Setup of run 2:
// ALU_ft
module ALU_ft (
    input              clk,
    input              rst,
    input      [31:0]  A,
    input      [31:0]  B,
    input      [2:0]   ALUControl,
    output reg [31:0]  Result,
    output reg         Zero,
    output reg         Carry,
    output reg         OverFlow,
    output reg         Negative,
    output reg         fault_detected_out
);
Size: roughly 100 flip-flops, about 110 I/O pins, about 13000 sq um of cells after synthesis.
export LEC_CHECK = 0
export ABC_AREA = 1
export CAP_MARGIN = 30
export CELL_PAD_IN_SITES_GLOBAL_PLACEMENT = 2
export CORE_ASPECT_RATIO = 0.5
export CORE_MARGIN = 2
export CORE_UTILIZATION = 37
export CTS_CLUSTER_DIAMETER = 332
export CTS_CLUSTER_SIZE = 89
export GPL_ROUTABILITY_DRIVEN = 0
export SLEW_MARGIN = 30
export TNS_END_PERCENT = 15
create_clock -name core_clock -period 6.0 [get_ports {clk}]
run.sh (not shown) runs the stock make flow with config.mk's settings and CLKGATE_MAP_FILE=.
Run 2 completed end to end with timing, DRC and antenna clean.
The following lists how run 5 was set up differently from run 2:
# run 2
export LEC_CHECK = 0
export ABC_AREA = 1
export CAP_MARGIN = 30
export CELL_PAD_IN_SITES_GLOBAL_PLACEMENT = 2
export CORE_ASPECT_RATIO = 0.5
export CORE_MARGIN = 2
export CORE_UTILIZATION = 37
export CTS_CLUSTER_DIAMETER = 332
export CTS_CLUSTER_SIZE = 89
export GPL_ROUTABILITY_DRIVEN = 0
export SLEW_MARGIN = 30
export TNS_END_PERCENT = 15
create_clock -name core_clock -period 6.0 [get_ports {clk}]
# run 5
export LEC_CHECK = 0
export CAP_MARGIN = 30
export CORE_MARGIN = 2
export CORE_UTILIZATION = 40
export SLEW_MARGIN = 30
create_clock -name core_clock -period 5.66 [get_ports {clk}]
==> comparison <==
Run 5 against run 2: clock latency on the worst-skew pair saw little to no change; adder-cell share of the synthesized area shows a reduction of 0.46 points; global-route usage saw an increase; HPWL reported at the end of detailed placement now larger.
Comparing run 5 and run 2, the higher fraction of power consumed by the clock network is on run 2.
Area of the multi-input gates grows by more than 10% when moving from run 2 to run 5.
Routed length on met3 in run 5 is about 33% higher than in run 2
Run 2 was smaller in final cell area than run 5.
Higher core utilization of the finished layout among run 5 and run 2: run 5
Higher global routing met1 resource utilization goes to run 5 over run 2.
Area of all sequential standard cells across run 5 and run 2: no real change.

* * *

== red ==
The RTL this note starts from:
==> flow/design.v <==
module ALU(
    input [31:0] A, B,
    input [2:0] ALUControl,
    output Carry, OverFlow, Zero, Negative,
    output [31:0] Result
);
    wire [31:0] B_inv;
    wire [32:0] Sum_result;
    wire is_sub;
    assign is_sub = (ALUControl == 3'b001);
    assign B_inv = is_sub ? ~B : B;
    assign Sum_result = A + B_inv + is_sub;
    reg [31:0] Result_reg;
    reg Cout_reg, OverFlow_reg;
    always @(*) begin
        Result_reg = 32'h0;
        Cout_reg = 1'b0;
        OverFlow_reg = 1'b0;
        case (ALUControl)
            3'b000: begin  
                Result_reg = Sum_result[31:0];
                Cout_reg = Sum_result[32];
                OverFlow_reg = (A[31] == B[31]) && (Result_reg[31] != A[31]);
            end
            3'b001: begin  
                Result_reg = Sum_result[31:0];
                Cout_reg = Sum_result[32];
                OverFlow_reg = (A[31] != B[31]) && (Result_reg[31] != A[31]);
            end
            3'b010: Result_reg = A & B;    
            3'b011: Result_reg = A | B;    
            3'b100: Result_reg = A ^ B;    
            3'b101: Result_reg = ($signed(A) < $signed(B)) ? 32'b1 : 32'b0;  
            3'b110: Result_reg = A << B[4:0];  
            3'b111: Result_reg = A >> B[4:0];  
            default: Result_reg = 32'h0;
        endcase
    end
    assign Result   = Result_reg;
    assign Zero     = (Result_reg == 32'b0);
    assign Negative = Result_reg[31];
    assign Carry    = Cout_reg;
    assign OverFlow = OverFlow_reg;
endmodule
`timescale 1ns / 1ps
module ALU_ft (
    input              clk,
    input              rst,
    input      [31:0]  A,
    input      [31:0]  B,
    input      [2:0]   ALUControl,
    output reg [31:0]  Result,
    output reg         Zero,
    output reg         Carry,
    output reg         OverFlow,
    output reg         Negative,
    output reg         fault_detected_out
);
    wire [31:0] alu_res;
    wire alu_z, alu_c, alu_v, alu_n;
    ALU u_alu (
        .A(A),
        .B(B),
        .ALUControl(ALUControl),
        .Result(alu_res),
        .Zero(alu_z),
        .Carry(alu_c),
        .OverFlow(alu_v),
        .Negative(alu_n)
    );
    reg [31:0] res_t1;
    reg [31:0] res_t2;
    localparam STAGE1 = 2'b00;
    localparam STAGE2 = 2'b01;
    localparam STAGE3 = 2'b10;
    reg [1:0] state;
    always @(posedge clk or negedge rst) begin
        if (!rst) begin
            state              <= STAGE1;
            fault_detected_out <= 1'b0;
            res_t1             <= 32'b0;
            res_t2             <= 32'b0;
            Result             <= 32'b0;
            Zero               <= 1'b0;
            Carry              <= 1'b0;
            OverFlow           <= 1'b0;
            Negative           <= 1'b0;
        end
        else begin
            case (state)
                STAGE1: begin
                    res_t1 <= alu_res;           
                    fault_detected_out <= 1'b0;
                    state <= STAGE2;
                end
                STAGE2: begin
                    res_t2 <= alu_res;           
                    if (res_t2 == res_t1) begin
                        Result   <= alu_res;
                        Zero     <= alu_z;
                        Carry    <= alu_c;
                        OverFlow <= alu_v;
                        Negative <= alu_n;
                        state    <= STAGE1;
                    end
                    else begin
                        fault_detected_out <= 1'b1;
                        state <= STAGE3;
                    end
                end
                STAGE3: begin
                    Result   <= alu_res;
                    Zero     <= alu_z;
                    Carry    <= alu_c;
                    OverFlow <= alu_v;
                    Negative <= alu_n;
                    state <= STAGE1;
                end
            endcase
        end
    end
endmodule
Settings: LEC_CHECK=0, ABC_AREA=1, CAP_MARGIN=30, CELL_PAD_IN_SITES_GLOBAL_PLACEMENT=2, CORE_MARGIN=2, CORE_UTILIZATION=55, CTS_CLUSTER_DIAMETER=302, CTS_CLUSTER_SIZE=62, GPL_TIMING_DRIVEN=0, MAX_ROUTING_LAYER=met4, PLACE_DENSITY_LB_ADDON=0.15, SLEW_MARGIN=30; clock period 3.15 ns.
Tool error FLW-0024 stopped red during 3_1_place_gp_skip_io; no final results.
[inputs] blue vs red
==> flow/config.mk <==
export PLATFORM = sky130hd
export DESIGN_NAME = ALU_ft
export DESIGN_NICKNAME = ALU_ft
export VERILOG_FILES = /design/flow/design.v
export SDC_FILE = /design/flow/constraint.sdc
export NUM_CORES = 4
export LEC_CHECK = 0
export CAP_MARGIN = 30
export CORE_MARGIN = 2
export CORE_UTILIZATION = 70
export SETUP_SLACK_MARGIN = 0.24
export SLEW_MARGIN = 30
==> flow/constraint.sdc <==
create_clock -name core_clock -period 1.88 [get_ports {clk}]
set_input_delay 0.3760 -clock core_clock [delete_from_list [all_inputs] [get_ports {clk}]]
set_output_delay 0.3760 -clock core_clock [all_outputs]
set_load 0.01 [all_outputs]
Findings:
- blue — area share of fa/ha/maj cells after synthesis 0.46 points lower, red as reference
- red got as far as 3_1_place_gp_skip_io, where a tool error ended the run.
- For blue, the flow was terminated by a tool error in 4_1_cts and produced no final design.
- Comparing blue and red, total nets after synthesis is lower on blue.
- Between blue and red, vertical extent of the die is higher for red, blue comes in under that.
- red → blue: cell total in the yosys stat output went down 474; yosys synthesis chip area climbed 3.8%.
- The cell count after synthesis number comes out higher for red vs blue.
- Looking only at die size, and setting everything else aside, the lower value of blue and red goes to blue.
> inputs changed (blue -> green)
--- a/flow/config.mk
+++ b/flow/config.mk
@@ -8,5 +8,6 @@
 export CAP_MARGIN = 30
 export CORE_MARGIN = 2
-export CORE_UTILIZATION = 70
-export SETUP_SLACK_MARGIN = 0.24
+export CORE_UTILIZATION = 72
+export CTS_CLUSTER_DIAMETER = 348
+export CTS_CLUSTER_SIZE = 99
 export SLEW_MARGIN = 30
==> flow/constraint.sdc <==
create_clock -name core_clock -period 3.22 [get_ports {clk}]
set_input_delay 0.6440 -clock core_clock [delete_from_list [all_inputs] [get_ports {clk}]]
set_output_delay 0.6440 -clock core_clock [all_outputs]
set_load 0.01 [all_outputs]
Results
- FAIL green @ 3_5_place_dp: tool exited with error
- From blue to green, AND-OR/OR-AND share of the synthesized area did not move at all.
- green vs blue, routability congestion estimate from global placement went up by 6.6%.
- Re share of synthesized area occupied by flip-flops and latches: no difference whatsoever between green and blue.
- Summary of green over blue: placeable core area decreased about 3.3%, chip area decreased about 2.7%, synthesis area per yosys essentially unchanged.
- blue → green: floorplan-stage core utilization has increased; vertical extent of the die has decreased.
- For synthesized cell count, blue and green come out practically identical.
- As far as post-synthesis instance area goes, blue and green are indistinguishable; the numbers are identical.
## Diff of input files: orange against green
--- a/flow/config.mk
+++ b/flow/config.mk
@@ -6,8 +6,11 @@
 export NUM_CORES = 4
 export LEC_CHECK = 0
+export ABC_AREA = 1
 export CAP_MARGIN = 30
 export CORE_MARGIN = 2
 export CORE_UTILIZATION = 72
-export CTS_CLUSTER_DIAMETER = 348
-export CTS_CLUSTER_SIZE = 99
+export CTS_CLUSTER_DIAMETER = 188
+export CTS_CLUSTER_SIZE = 95
+export PLACE_DENSITY = 0.82
 export SLEW_MARGIN = 30
+export TNS_END_PERCENT = 5
==> flow/constraint.sdc <==
create_clock -name core_clock -period 3.86 [get_ports {clk}]
set_input_delay 0.7720 -clock core_clock [delete_from_list [all_inputs] [get_ports {clk}]]
set_output_delay 0.7720 -clock core_clock [all_outputs]
set_load 0.01 [all_outputs]
Notes after the runs:
Changes observed in orange relative to green: synthesized instance count shows an increase of 474; synthesis area per yosys shows a reduction of about 3.6%; chip footprint shows a reduction of about 3.5%; sequential-to-total area share from yosys stat shows an increase of 0.74 points. Between green and orange, the initial standard-cell utilization of the core figures differ only marginally. Of green and orange, only green never reached the final stage. orange -> stages 100% | layout checks FAIL | negative setup slack.
Edits applied to the flow inputs when going from orange to purple:
==> flow/config.mk <==
export PLATFORM = sky130hd
export DESIGN_NAME = ALU_ft
export DESIGN_NICKNAME = ALU_ft
export VERILOG_FILES = /design/flow/design.v
export SDC_FILE = /design/flow/constraint.sdc
export NUM_CORES = 4
export LEC_CHECK = 0
export CAP_MARGIN = 30
export CORE_MARGIN = 2
export CORE_UTILIZATION = 65
export CTS_CLUSTER_SIZE = 37
export SETUP_SLACK_MARGIN = -0.34
export SLEW_MARGIN = 30
==> flow/constraint.sdc <==
create_clock -name core_clock -period 4.45 [get_ports {clk}]
set_input_delay 0.8900 -clock core_clock [delete_from_list [all_inputs] [get_ports {clk}]]
set_output_delay 0.8900 -clock core_clock [all_outputs]
set_load 0.01 [all_outputs]
==> comparison <==
purple had finished all stages when the layout checks came back failing, citing negative setup slack. Compared with orange, in purple final area picked up an extra about 14%; die width picked up an extra about 7%; number of distinct library cells after synthesis picked up an extra 36; part of the power in the clock network lost 4.3 points. Looking only at total nets after synthesis, and setting everything else aside, the higher value of purple and orange goes to orange. Diff orange -> purple: total of clock buffers placed in the layout held; internal power component moved down; area of the placeable core climbed about 16%; signal arrival time at the worst endpoint +1.00 ns; final critical-path share of the clock period increased 8.8 points. [purple] sequential fraction of total cell area fell 2.0 points relative to orange.
Power is estimated from default activity; no workload was simulated.
